Design Cordic, start of the top module:
module Cordic(
	input clk, 
	input [12:0] x_0,
	input [12:0] y_0,
	input [12:0] z_0,
	output [12:0] x_N,
	output [12:0] y_N,
	output [12:0] z_N
);
Settings: LEC_CHECK=0, CAP_MARGIN=20, CORE_MARGIN=2, CORE_UTILIZATION=40, SLEW_MARGIN=20; clock period 3.2 ns.
run.sh (not shown) runs the stock make flow with config.mk's settings and CLKGATE_MAP_FILE=.
The first run passed the timing, DRC and antenna checks.
Change:
--- a/flow/config.mk
+++ b/flow/config.mk
@@ -10 +10,4 @@
-export CORE_UTILIZATION = 40
+export CORE_UTILIZATION = 71
+export CTS_CLUSTER_DIAMETER = 26
+export MAX_ROUTING_LAYER = met4
+export SETUP_SLACK_MARGIN = 0.47
- The new run never finished: it broke off in global routing (5_1_grt)
- synthesized cell count does not change
- die size decreases by well over a third
- synthesized area stays the same

---

Setup of delta:
The RTL this note starts from:
==> flow/design.v <==
`timescale 1ns / 1ps
module CordicMachine(
	input clk,
	input [12:0] x_0,
	input [12:0] y_0,
	input [12:0] z_0,
	input [31:0] stage,
	output reg [12:0] x_N,
	output reg [12:0] y_N,
	output reg [12:0] z_N
);
	reg [12:0] arctan [12:0];
	initial begin
	arctan[0] = 13'b0101101000000;
	arctan[1] = 13'b0011010100100;
	arctan[2] = 13'b0001110000010;
	arctan[3] = 13'b0000111001000;
	arctan[4] = 13'b0000011100100;
	arctan[5] = 13'b0000001110010;
	arctan[6] = 13'b0000000111001;
	arctan[7] = 13'b0000000011100;
	arctan[8] = 13'b0000000001110;
	arctan[9] = 13'b0000000000111;
	arctan[10] = 13'b0000000000011;
	arctan[11] = 13'b0000000000001;
	arctan[12] = 13'b0000000000000;
	end
	wire signed [12:0] x_s = x_0;
	wire signed [12:0] y_s = y_0;
	wire [12:0] x_sh = x_s >>> stage;
	wire [12:0] y_sh = y_s >>> stage;
	always @(posedge clk) begin
		if (stage != 10) begin
			x_N <= z_0[12] ? x_0 + y_sh : x_0 - y_sh;
			y_N <= z_0[12] ? y_0 - x_sh : y_0 + x_sh;
			z_N <= z_0[12] ? z_0 + arctan[stage] : z_0 - arctan[stage];
		end
	end
endmodule
`timescale 1ns / 1ps
module Cordic(
	input clk, 
	input [12:0] x_0,
	input [12:0] y_0,
	input [12:0] z_0,
	output [12:0] x_N,
	output [12:0] y_N,
	output [12:0] z_N
);
	wire [12:0] x0, y0, z0;
	wire [12:0] x1, y1, z1;
	wire [12:0] x2, y2, z2;
	wire [12:0] x3, y3, z3;
	wire [12:0] x4, y4, z4;
	wire [12:0] x5, y5, z5;
	wire [12:0] x6, y6, z6;
	wire [12:0] x7, y7, z7;
	wire [12:0] x8, y8, z8;
	wire [12:0] x9, y9, z9;
	CordicMachine C1 (.clk(clk), .x_0(x_0), .y_0(y_0), .z_0(z_0), .stage(0), .x_N(x0), .y_N(y0), .z_N(z0));
	CordicMachine C2 (.clk(clk), .x_0(x0), .y_0(y0), .z_0(z0), .stage(1), .x_N(x1), .y_N(y1), .z_N(z1));
	CordicMachine C3 (.clk(clk), .x_0(x1), .y_0(y1), .z_0(z1), .stage(2), .x_N(x2), .y_N(y2), .z_N(z2));
	CordicMachine C4 (.clk(clk), .x_0(x2), .y_0(y2), .z_0(z2), .stage(3), .x_N(x3), .y_N(y3), .z_N(z3));
	CordicMachine C5 (.clk(clk), .x_0(x3), .y_0(y3), .z_0(z3), .stage(4), .x_N(x4), .y_N(y4), .z_N(z4));
	CordicMachine C6 (.clk(clk), .x_0(x4), .y_0(y4), .z_0(z4), .stage(5), .x_N(x5), .y_N(y5), .z_N(z5));
	CordicMachine C7 (.clk(clk), .x_0(x5), .y_0(y5), .z_0(z5), .stage(6), .x_N(x6), .y_N(y6), .z_N(z6));
	CordicMachine C8 (.clk(clk), .x_0(x6), .y_0(y6), .z_0(z6), .stage(7), .x_N(x7), .y_N(y7), .z_N(z7));
	CordicMachine C9 (.clk(clk), .x_0(x7), .y_0(y7), .z_0(z7), .stage(8), .x_N(x8), .y_N(y8), .z_N(z8));
	CordicMachine C10 (.clk(clk), .x_0(x8), .y_0(y8), .z_0(z8), .stage(9), .x_N(x9), .y_N(y9), .z_N(z9));
	assign x_N = x9;
	assign y_N = y9;
	assign z_N = z9;
endmodule
export LEC_CHECK = 0
export ABC_AREA = 1
export CAP_MARGIN = 20
export CELL_PAD_IN_SITES_DETAIL_PLACEMENT = 0
export CORE_ASPECT_RATIO = 0.93
export CORE_MARGIN = 2
export CORE_UTILIZATION = 25
export CTS_CLUSTER_SIZE = 43
export GPL_TIMING_DRIVEN = 0
export MIN_ROUTING_LAYER = met2
export PLACE_DENSITY_LB_ADDON = 0.01
export SLEW_MARGIN = 40
create_clock -name core_clock -period 3.63 [get_ports {clk}]
[delta] flow finished | final checks: failed | reasons: DRC
## Diff of input files: raven against delta
# delta
export LEC_CHECK = 0
export ABC_AREA = 1
export CAP_MARGIN = 20
export CELL_PAD_IN_SITES_DETAIL_PLACEMENT = 0
export CORE_ASPECT_RATIO = 0.93
export CORE_MARGIN = 2
export CORE_UTILIZATION = 25
export CTS_CLUSTER_SIZE = 43
export GPL_TIMING_DRIVEN = 0
export MIN_ROUTING_LAYER = met2
export PLACE_DENSITY_LB_ADDON = 0.01
export SLEW_MARGIN = 40
create_clock -name core_clock -period 3.63 [get_ports {clk}]
# raven
export LEC_CHECK = 0
export CAP_MARGIN = 20
export CORE_MARGIN = 2
export CORE_UTILIZATION = 66
export CTS_CLUSTER_SIZE = 39
export SETUP_SLACK_MARGIN = 0.07
export SLEW_MARGIN = 20
create_clock -name core_clock -period 3.27 [get_ports {clk}]
Findings:
- Final checks on delta, whose flow otherwise completed, came back failing, citing DRC.
- raven | stages: all done | timing, DRC, antenna: all pass
- raven ended up with a lower total non-filler cell area in the finished layout than delta did.
- Per the comparison of raven with delta, final setup violation count shows no meaningful change; sequential area share after synthesis shows an increase of 3.1 points.
- Per-instance average area after synthesis (raven vs. delta) increases by more than a quarter
- Of delta and raven, delta shows the higher floorplan die width, with raven below it.
- Higher maximum number of pins on one net before global-route repair goes to raven over delta.
- Number of filler instances in the final layout in raven vs delta: down 9947
- The higher fmax came out of raven.
- Compared with delta, raven shows a higher flop share of the area.
Changes in juniper relative to raven:
# raven
export LEC_CHECK = 0
export CAP_MARGIN = 20
export CORE_MARGIN = 2
export CORE_UTILIZATION = 66
export CTS_CLUSTER_SIZE = 39
export SETUP_SLACK_MARGIN = 0.07
export SLEW_MARGIN = 20
create_clock -name core_clock -period 3.27 [get_ports {clk}]
# juniper
export LEC_CHECK = 0
export CAP_MARGIN = 20
export CORE_MARGIN = 2
export CORE_UTILIZATION = 70
export CTS_CLUSTER_SIZE = 35
export SLEW_MARGIN = 20
create_clock -name core_clock -period 2.9 [get_ports {clk}]
## What came out
Looking at footprint of the multi-input gates, juniper sits above raven. juniper completed end to end; final checks failed (setup timing). In the tables for juniper and raven, met1 layer wirelength in the final routing reads higher with juniper. The final reports for juniper and raven show maximum clock frequency higher in the former.
